Setup of lane 1:
Design system, start of the top module:
module system
  #(parameter WIDTH = 24)
   (input aclk,
    input aresetn,
    input [WIDTH-1:0] s_axis_tdata,
    input s_axis_tvalid,
    output s_axis_tready,
    input s_axis_tlast,
    input [3:0] s_axis_tuser,
    output [2*WIDTH-1:0] m_axis_tdata,
    output m_axis_tvalid,
    input m_axis_tready,
    output m_axis_tlast,
    output [3:0] m_axis_tuser);
Size: ~610 cells after synthesis, about 88 I/O pins.
make LEC_CHECK=0 CAP_MARGIN=20 CORE_ASPECT_RATIO=0.5 CORE_MARGIN=2 CORE_UTILIZATION=48 CTS_CLUSTER_DIAMETER=209 CTS_CLUSTER_SIZE=99 GPL_TIMING_DRIVEN=1 MAX_ROUTING_LAYER=met4 PLACE_DENSITY=0.35 SLEW_MARGIN=20 TNS_END_PERCENT=75 finish   # period 3.34 ns
run.sh (not shown) runs the stock make flow with config.mk's settings and CLKGATE_MAP_FILE=.
### lane 1 -> lane 2
Settings: setting PLACE_DENSITY_LB_ADDON to 0.27 for the first time; changing CORE_UTILIZATION from 48 to 70; setting SETUP_SLACK_MARGIN to -0.13 for the first time; changing CTS_CLUSTER_DIAMETER from 209 to 232; removing CORE_ASPECT_RATIO (formerly 0.5); removing PLACE_DENSITY (formerly 0.35); removing CTS_CLUSTER_SIZE (formerly 99); changing the clock period (ns, I/O delays scaled along) from 3.34 to 2.09.
==> results <==
In lane 2, the core area came out 0.0038 sq mm below the value in lane 1. From lane 1 to lane 2 the numbers moved as follows: fraction of area in clock buffers and inverters dropped 1.3 points, count of different cell masters after synthesis barely changed, switching part of the total climbed 0.49 points, sequential fraction of total cell area barely changed, total length of routed wires barely changed. The higher power per unit of standard cell area of lane 2 and lane 1 is in lane 2. Min overall power of the completed layout across lane 2 and lane 1: lane 1. The most crowded layer after global routing comes out met2 in one run and met1 in the other, namely in lane 2 and lane 1 respectively.
[inputs] lane 3 vs lane 2
Settings: a deleted PLACE_DENSITY_LB_ADDON that had been 0.27; a change of SETUP_SLACK_MARGIN from -0.13 to 0.6; an added PLACE_DENSITY of 0.4.
==> results <==
- Lane 3 failed in clock tree synthesis with DPL-0038.
- In lane 3 relative to lane 2, final HPWL from detailed placement had gone up by a few percent.
- When lane 3 is measured against lane 2, its setup slack after placement turns out 0.023 ns lower.
- Any difference in die span in y between lane 2 and lane 3 is small enough to ignore.
- Changes observed in lane 3 relative to lane 2: die size about even; summed standard-cell area reported by yosys neither gained nor lost much; final weighted congestion in routability-driven placement increased about 9%.
Modified inputs, lane 4 compared to lane 3
Settings: clearing MAX_ROUTING_LAYER, which used to be met4; clearing PLACE_DENSITY, which used to be 0.4; clearing TNS_END_PERCENT, which used to be 75; clearing CTS_CLUSTER_DIAMETER, which used to be 232; putting ABC_AREA at 1 where nothing was set; swapping 70 for 64 in CORE_UTILIZATION; clearing GPL_TIMING_DRIVEN, which used to be 1; clearing SETUP_SLACK_MARGIN, which used to be 0.6; swapping 2.09 for 2.62 in the clock period (ns, I/O delays scaled along).
Lane 4: PASS, flow complete, no timing, DRC or antenna violations
The number of cells in Yosys stat number comes out higher for lane 4 vs lane 3.
Against lane 3, number of nets at floorplan in lane 4 rose by more than a quarter.
For the xor/xnor cell area share of the yosys netlist, lane 4 came in 16 points lower than lane 3 did.
Higher area fraction in compound gates after synthesis among lane 4 and lane 3: lane 3
Comparing cell area after synthesis for lane 4 and lane 3, the bigger number came from lane 4.
As of lane 4, synthesized cell count had risen by more than a quarter compared to lane 3.

Starting RTL as in the previous note.
export LEC_CHECK = 0
export CAP_MARGIN = 20
export CORE_ASPECT_RATIO = 0.5
export CORE_MARGIN = 5
export CORE_UTILIZATION = 56
export CTS_CLUSTER_DIAMETER = 287
export CTS_CLUSTER_SIZE = 87
export PLACE_DENSITY = 0.35
export SLEW_MARGIN = 20
export TNS_END_PERCENT = 15
create_clock -name core_clock -period 4.0 [get_ports {aclk}]
Rerun with:
==> flow/config.mk (replaced) <==
export PLATFORM = sky130hd
export DESIGN_NAME = system
export DESIGN_NICKNAME = system
export VERILOG_FILES = /design/flow/design.v
export SDC_FILE = /design/flow/constraint.sdc
export NUM_CORES = 4
export LEC_CHECK = 0
export CAP_MARGIN = 20
export CORE_MARGIN = 2
export CORE_UTILIZATION = 66
export SLEW_MARGIN = 20
==> flow/constraint.sdc (replaced) <==
create_clock -name core_clock -period 2.34 [get_ports {aclk}]
set_input_delay 0.4680 -clock core_clock [delete_from_list [all_inputs] [get_ports {aclk}]]
set_output_delay 0.4680 -clock core_clock [all_outputs]
set_load 0.01 [all_outputs]
The changed run finished clean.
Cell area rises slightly.
Combinational power climbs by well over a third.
Sequential cell count is unchanged.
Clock skew came out higher by 0.0095 ns.
Clock power went up by well over a third.
Global-route usage is higher by 7.3 points.
Synthesized cell count does not change.
Die size goes down by a quarter to a third.
Setup slack is worse by 0.80 ns.
Rerun with:
--- a/flow/config.mk
+++ b/flow/config.mk
@@ -7,0 +8 @@
+export ABC_AREA = 0
@@ -10,0 +12 @@
+export HOLD_SLACK_MARGIN = 0.29
@@ -11,0 +14 @@
+export TNS_END_PERCENT = 5
==> flow/constraint.sdc (replaced) <==
create_clock -name core_clock -period 1.7 [get_ports {aclk}]
set_input_delay 0.3400 -clock core_clock [delete_from_list [all_inputs] [get_ports {aclk}]]
set_output_delay 0.3400 -clock core_clock [all_outputs]
set_load 0.01 [all_outputs]
Result: Now the flow finished with negative setup slack left; final area came out higher by 14%; utilization came out higher by 12 points; routed wire length came out higher by 65%; register-to-register slack gets worse by 0.73 ns; power came out higher by 57%; final cell count came out higher by 11%; clock power came out higher by 24%.
Rerun with:
--- a/flow/config.mk
+++ b/flow/config.mk
@@ -8 +7,0 @@
-export ABC_AREA = 0
@@ -11,2 +10 @@
-export CORE_UTILIZATION = 66
-export HOLD_SLACK_MARGIN = 0.29
+export CORE_UTILIZATION = 40
@@ -14 +11,0 @@
-export TNS_END_PERCENT = 5
==> flow/constraint.sdc (replaced) <==
create_clock -name core_clock -period 2.78 [get_ports {aclk}]
set_input_delay 0.5560 -clock core_clock [delete_from_list [all_inputs] [get_ports {aclk}]]
set_output_delay 0.5560 -clock core_clock [all_outputs]
set_load 0.01 [all_outputs]
Now the flow produced a clean layout.
Worst hold slack degrades by 0.013 ns.
Via count is lower by 26%.
Critical path depth falls by 3.
Setup slack gets better by 0.83 ns.
Routed wire length shrinks by 37%.
Count of clock-buffer cells in the layout is lower by 1.
Design area falls by 12%.
Rerun with:
==> flow/constraint.sdc (replaced) <==
create_clock -name core_clock -period 4.0 [get_ports {aclk}]
set_input_delay 0.8000 -clock core_clock [delete_from_list [all_inputs] [get_ports {aclk}]]
set_output_delay 0.8000 -clock core_clock [all_outputs]
set_load 0.01 [all_outputs]
After rerunning: The changed run produced a clean layout. Global-route usage drops by 0.30 points. Final cell count went down by 0.71%. Clock-buffer cell count rose by 2.

Setup of onyx:
The RTL this note starts from:
==> flow/design.v <==
`timescale 1ns / 1ps
module scrambler
 #(parameter WIDTH = 32,
   parameter SEED = 7'b1111111)
  (input aclk,
   input aresetn,
   input [WIDTH-1:0] s_axis_tdata,
   input [3:0] s_axis_tuser,
   input s_axis_tvalid,
   output s_axis_tready,
   input s_axis_tlast,
   output reg [WIDTH-1:0] m_axis_tdata,
   output reg [3:0] m_axis_tuser,
   output reg m_axis_tvalid,
   input m_axis_tready,
   output reg m_axis_tlast);
  localparam TAIL_MASK = {{7{1'b0}}, {(WIDTH-7){1'b1}}};
  wire axis_tready_int = m_axis_tready;
  assign s_axis_tready = axis_tready_int;
  wire m_handshake = m_axis_tvalid && axis_tready_int;
  wire s_handshake = s_axis_tvalid && axis_tready_int;
  reg [6:0] lfsr;
  wire [WIDTH-1:0] fb;
  genvar i;
  generate
    for (i = 0; i < WIDTH; i = i + 1) begin : gen_feedback
      if (i < 4)
        assign fb[i] = lfsr[i+3] ^ lfsr[i];
      else if (i < 7)
        assign fb[i] = lfsr[i] ^ fb[i-4];
      else
        assign fb[i] = fb[i-7] ^ fb[i-4];
    end
  endgenerate
  always @(posedge aclk)
    if (~aresetn) begin
      m_axis_tdata <= {WIDTH{1'b0}};
      m_axis_tuser <= 4'h0;
      m_axis_tlast <= 1'b0;
      m_axis_tvalid <= 1'b0;
    end
    else if (s_handshake) begin
      if (s_axis_tlast)
        m_axis_tdata <= (s_axis_tdata ^ fb) & TAIL_MASK;
      else
        m_axis_tdata <= s_axis_tdata ^ fb;
      m_axis_tuser <= s_axis_tuser;
      m_axis_tlast <= s_axis_tlast;
      m_axis_tvalid <= 1'b1;
    end
    else if (m_handshake)
      m_axis_tvalid <= 1'b0;
  always @(posedge aclk)
    if (~aresetn)
      lfsr <= SEED;
    else if (s_handshake)
      lfsr <= fb[WIDTH-1:WIDTH-7];
endmodule
`timescale 1ns / 1ps
module encoder
 #(parameter WIDTH = 24)
  (input aclk,
   input aresetn,
   input [WIDTH-1:0] s_axis_tdata,
   input [3:0] s_axis_tuser,
   input s_axis_tvalid,
   output s_axis_tready,
   input s_axis_tlast,
   output reg [2*WIDTH-1:0] m_axis_tdata,
   output reg [3:0] m_axis_tuser,
   output reg m_axis_tvalid,
   input m_axis_tready,
   output reg m_axis_tlast);
  localparam HISTSIZE = 6;
  wire axis_tready_int = m_axis_tready;
  assign s_axis_tready = axis_tready_int;
  wire m_handshake = m_axis_tvalid && axis_tready_int;
  wire s_handshake = s_axis_tvalid && axis_tready_int;
  reg [2*WIDTH-1:0] m_axis_tdata_int;
  wire [WIDTH-1:0] g0;
  wire [WIDTH-1:0] g1;
  wire [2*WIDTH-1:0] hr;
  wire [2*WIDTH-1:0] tfr;
  wire [2*WIDTH-1:0] ttr;
  reg [HISTSIZE-1:0] history;
  wire [WIDTH+HISTSIZE-1:0] operand = {s_axis_tdata, history};
  genvar i;
  generate
    for (i = 0; i < WIDTH; i = i + 1) begin : gen_poly
      assign g0[i] = operand[i+6] ^ operand[i+4] ^ operand[i+3] ^ operand[i+1] ^ operand[i];
      assign g1[i] = g0[i] ^ operand[i+5] ^ operand[i+1];
    end
    for (i = 0; i < 2*WIDTH-1; i = i + 2) begin : gen_half_rate
      assign hr[i]   = g0[i/2];
      assign hr[i+1] = g1[i/2];
    end
    for (i = 0; i < 3*WIDTH/2-2; i = i + 3) begin : gen_two_thirds
      assign ttr[i]   = g0[2*(i/3)];
      assign ttr[i+1] = g1[2*(i/3)];
      assign ttr[i+2] = g0[2*(i/3)+1];
    end
    for (i = 0; i < 4*WIDTH/3-3; i = i + 4) begin : gen_three_fourths
      assign tfr[i]   = g0[i-i/4];
      assign tfr[i+1] = g1[i-i/4];
      assign tfr[i+2] = g0[i-i/4+1];
      assign tfr[i+3] = g1[i-i/4+2];
    end
  endgenerate
  assign ttr[2*WIDTH-1:3*WIDTH/2] = 0;
  assign tfr[2*WIDTH-1:4*WIDTH/3] = 0;
  always @*
    case (s_axis_tuser)
      4'b1111, 4'b0111, 4'b1011, 4'b0011:
        m_axis_tdata_int = tfr;
      4'b0001:
        m_axis_tdata_int = ttr;
      default:
        m_axis_tdata_int = hr;
    endcase
  always @(posedge aclk)
    if (~aresetn) begin
      m_axis_tdata <= {2*WIDTH{1'b0}};
      m_axis_tuser <= 4'h0;
      m_axis_tlast <= 1'b0;
      m_axis_tvalid <= 1'b0;
    end
    else if (s_handshake) begin
      m_axis_tdata <= m_axis_tdata_int;
      m_axis_tuser <= s_axis_tuser;
      m_axis_tlast <= s_axis_tlast;
      m_axis_tvalid <= 1'b1;
    end
    else if (m_handshake)
      m_axis_tvalid <= 1'b0;
  always @(posedge aclk)
    if (~aresetn)
      history <= {HISTSIZE{1'b0}};
    else if (s_handshake)
      history <= s_axis_tdata[WIDTH-1:WIDTH-HISTSIZE];
endmodule
`timescale 1ns / 1ps
module system
  #(parameter WIDTH = 24)
   (input aclk,
    input aresetn,
    input [WIDTH-1:0] s_axis_tdata,
    input s_axis_tvalid,
    output s_axis_tready,
    input s_axis_tlast,
    input [3:0] s_axis_tuser,
    output [2*WIDTH-1:0] m_axis_tdata,
    output m_axis_tvalid,
    input m_axis_tready,
    output m_axis_tlast,
    output [3:0] m_axis_tuser);
    localparam SEED = 7'b1011101;
    wire [WIDTH-1:0] s2e_tdata;
    wire s2e_tvalid;
    wire s2e_tready;
    wire s2e_tlast;
    wire [3:0] s2e_tuser;
    scrambler #(.WIDTH(WIDTH), .SEED(SEED)) scrambler_i(
        .aclk(aclk),
        .aresetn(aresetn),
        .s_axis_tdata(s_axis_tdata),
        .s_axis_tvalid(s_axis_tvalid),
        .s_axis_tready(s_axis_tready),
        .s_axis_tuser(s_axis_tuser),
        .s_axis_tlast(s_axis_tlast),
        .m_axis_tdata(s2e_tdata),
        .m_axis_tvalid(s2e_tvalid),
        .m_axis_tready(s2e_tready),
        .m_axis_tuser(s2e_tuser),
        .m_axis_tlast(s2e_tlast)
    );
    encoder #(.WIDTH(WIDTH)) encoder_i(
        .aclk(aclk),
        .aresetn(aresetn),
        .s_axis_tdata(s2e_tdata),
        .s_axis_tvalid(s2e_tvalid),
        .s_axis_tready(s2e_tready),
        .s_axis_tuser(s2e_tuser),
        .s_axis_tlast(s2e_tlast),
        .m_axis_tdata(m_axis_tdata),
        .m_axis_tvalid(m_axis_tvalid),
        .m_axis_tready(m_axis_tready),
        .m_axis_tuser(m_axis_tuser),
        .m_axis_tlast(m_axis_tlast)
    );
endmodule
Settings: LEC_CHECK=0, ABC_AREA=1, CAP_MARGIN=20, CORE_ASPECT_RATIO=0.5, CORE_MARGIN=2, CORE_UTILIZATION=72, CTS_CLUSTER_DIAMETER=378, CTS_CLUSTER_SIZE=93, SLEW_MARGIN=35, TNS_END_PERCENT=5; clock period 2.07 ns.
STATUS run=onyx STAGES=ALL_DONE FINAL_CHECKS=FAILED CAUSE=negative setup slack
diff inputs: onyx => willow
Settings: HOLD_SLACK_MARGIN newly set to 0.29; CTS_CLUSTER_DIAMETER removed (was 378); CORE_UTILIZATION changed from 72 to 66; CORE_ASPECT_RATIO removed (was 0.5); SLEW_MARGIN changed from 35 to 20; TNS_END_PERCENT removed (was 5); CTS_CLUSTER_SIZE removed (was 93); the clock period (ns, I/O delays scaled along) changed from 2.07 to 1.81.
Across onyx and willow, a clean result was obtained everywhere but in onyx.
Although onyx finished all stages, its layout failed final checks on negative setup slack.
When willow is measured against onyx, its total track usage turns out 11 points lower.
~same proportion of total power due to net switching in willow and onyx
Changes observed in willow relative to onyx: post-layout worst setup margin +140 ps; horizontal die dimension -about 25%; worst endpoint required time -210 ps.
### willow -> raven
Settings: SETUP_SLACK_MARGIN: unset -> 0.67; ABC_AREA: 1 -> unset; CTS_CLUSTER_DIAMETER: unset -> 41; the clock period (ns, I/O delays scaled along): 1.81 -> 2.34.
Notes after the runs:
- raven: PASS, flow complete, no timing, DRC or antenna violations
- On share of the clock period used by the worst path, the higher figure sits with willow, not raven.
- For clock transition at the registers of the reported paths, willow and raven come out practically identical.
- Between willow and raven, the diode insertion count for antenna repair does not differ in any meaningful way.
- Relative to willow, the number of library cell types mapped by synthesis measured on raven has increased by more than a quarter.
- Between willow and raven, post-synthesis simple-gate area fraction decreased.
- raven falls short of willow in worst-case hold slack.
- Cell type of the slowest stage on the worst timing path = xnor3_2: raven; cell type of the slowest stage on the worst timing path = dfxtp_2: willow
- | portion of the post-synthesis area used by sequential elements | raven vs willow | 0.48 points higher |
- raven vs willow, count of plain and timing-repair buffers in the layout went up by about 1.5%.
- | area of the placeable core | raven vs willow | better |
- willow has lower met1 layer wirelength in the final routing than raven.
- Comparing number of stages on the worst setup path for willow and raven, the smaller number came from raven.
What quartz does differently from raven at the input level:
Settings: a deleted SETUP_SLACK_MARGIN that had been 0.67; a change of CAP_MARGIN from 20 to 40; a change of HOLD_SLACK_MARGIN from 0.29 to 0.3; a deleted CTS_CLUSTER_DIAMETER that had been 41; a change of the clock period (ns, I/O delays scaled along) from 2.34 to 1.67.
Notes after the runs:
Of raven and quartz, only raven finishes the flow clean. As the logs show, quartz stopped at global routing (5_1_grt) after a tool error, so it never reached the end of the flow. In the tables for raven and quartz, placement-stage cell area reads lower with raven. quartz: post-CTS setup repair buffer count 2 below raven. Compared with raven, quartz shows setup slack after placement lower by 510 ps. As far as number of cells produced by synthesis is concerned, quartz and raven perform about the same. Diff raven..quartz | number of distinct standard cells referenced by the synthesized netlist | unchanged.
The inputs of ember differ from those of quartz as listed below.
Settings: clearing HOLD_SLACK_MARGIN, which used to be 0.3; swapping 40 for 20 in CAP_MARGIN; putting CTS_CLUSTER_SIZE at 40 where nothing was set; swapping 66 for 70 in CORE_UTILIZATION; swapping 1.67 for 1.6 in the clock period (ns, I/O delays scaled along).
==> comparison <==
Of quartz and ember, not a single run came through the flow clean.
Summary — total placed cells including tap cells, ember relative to quartz: higher, by 22.
Post-detailed-placement cell area, quartz and ember: higher on ember
Area enclosed by the die boundary for ember: 550 sq um down relative to quartz
Power figures rest on the tool's default switching activity, not on a simulated workload.
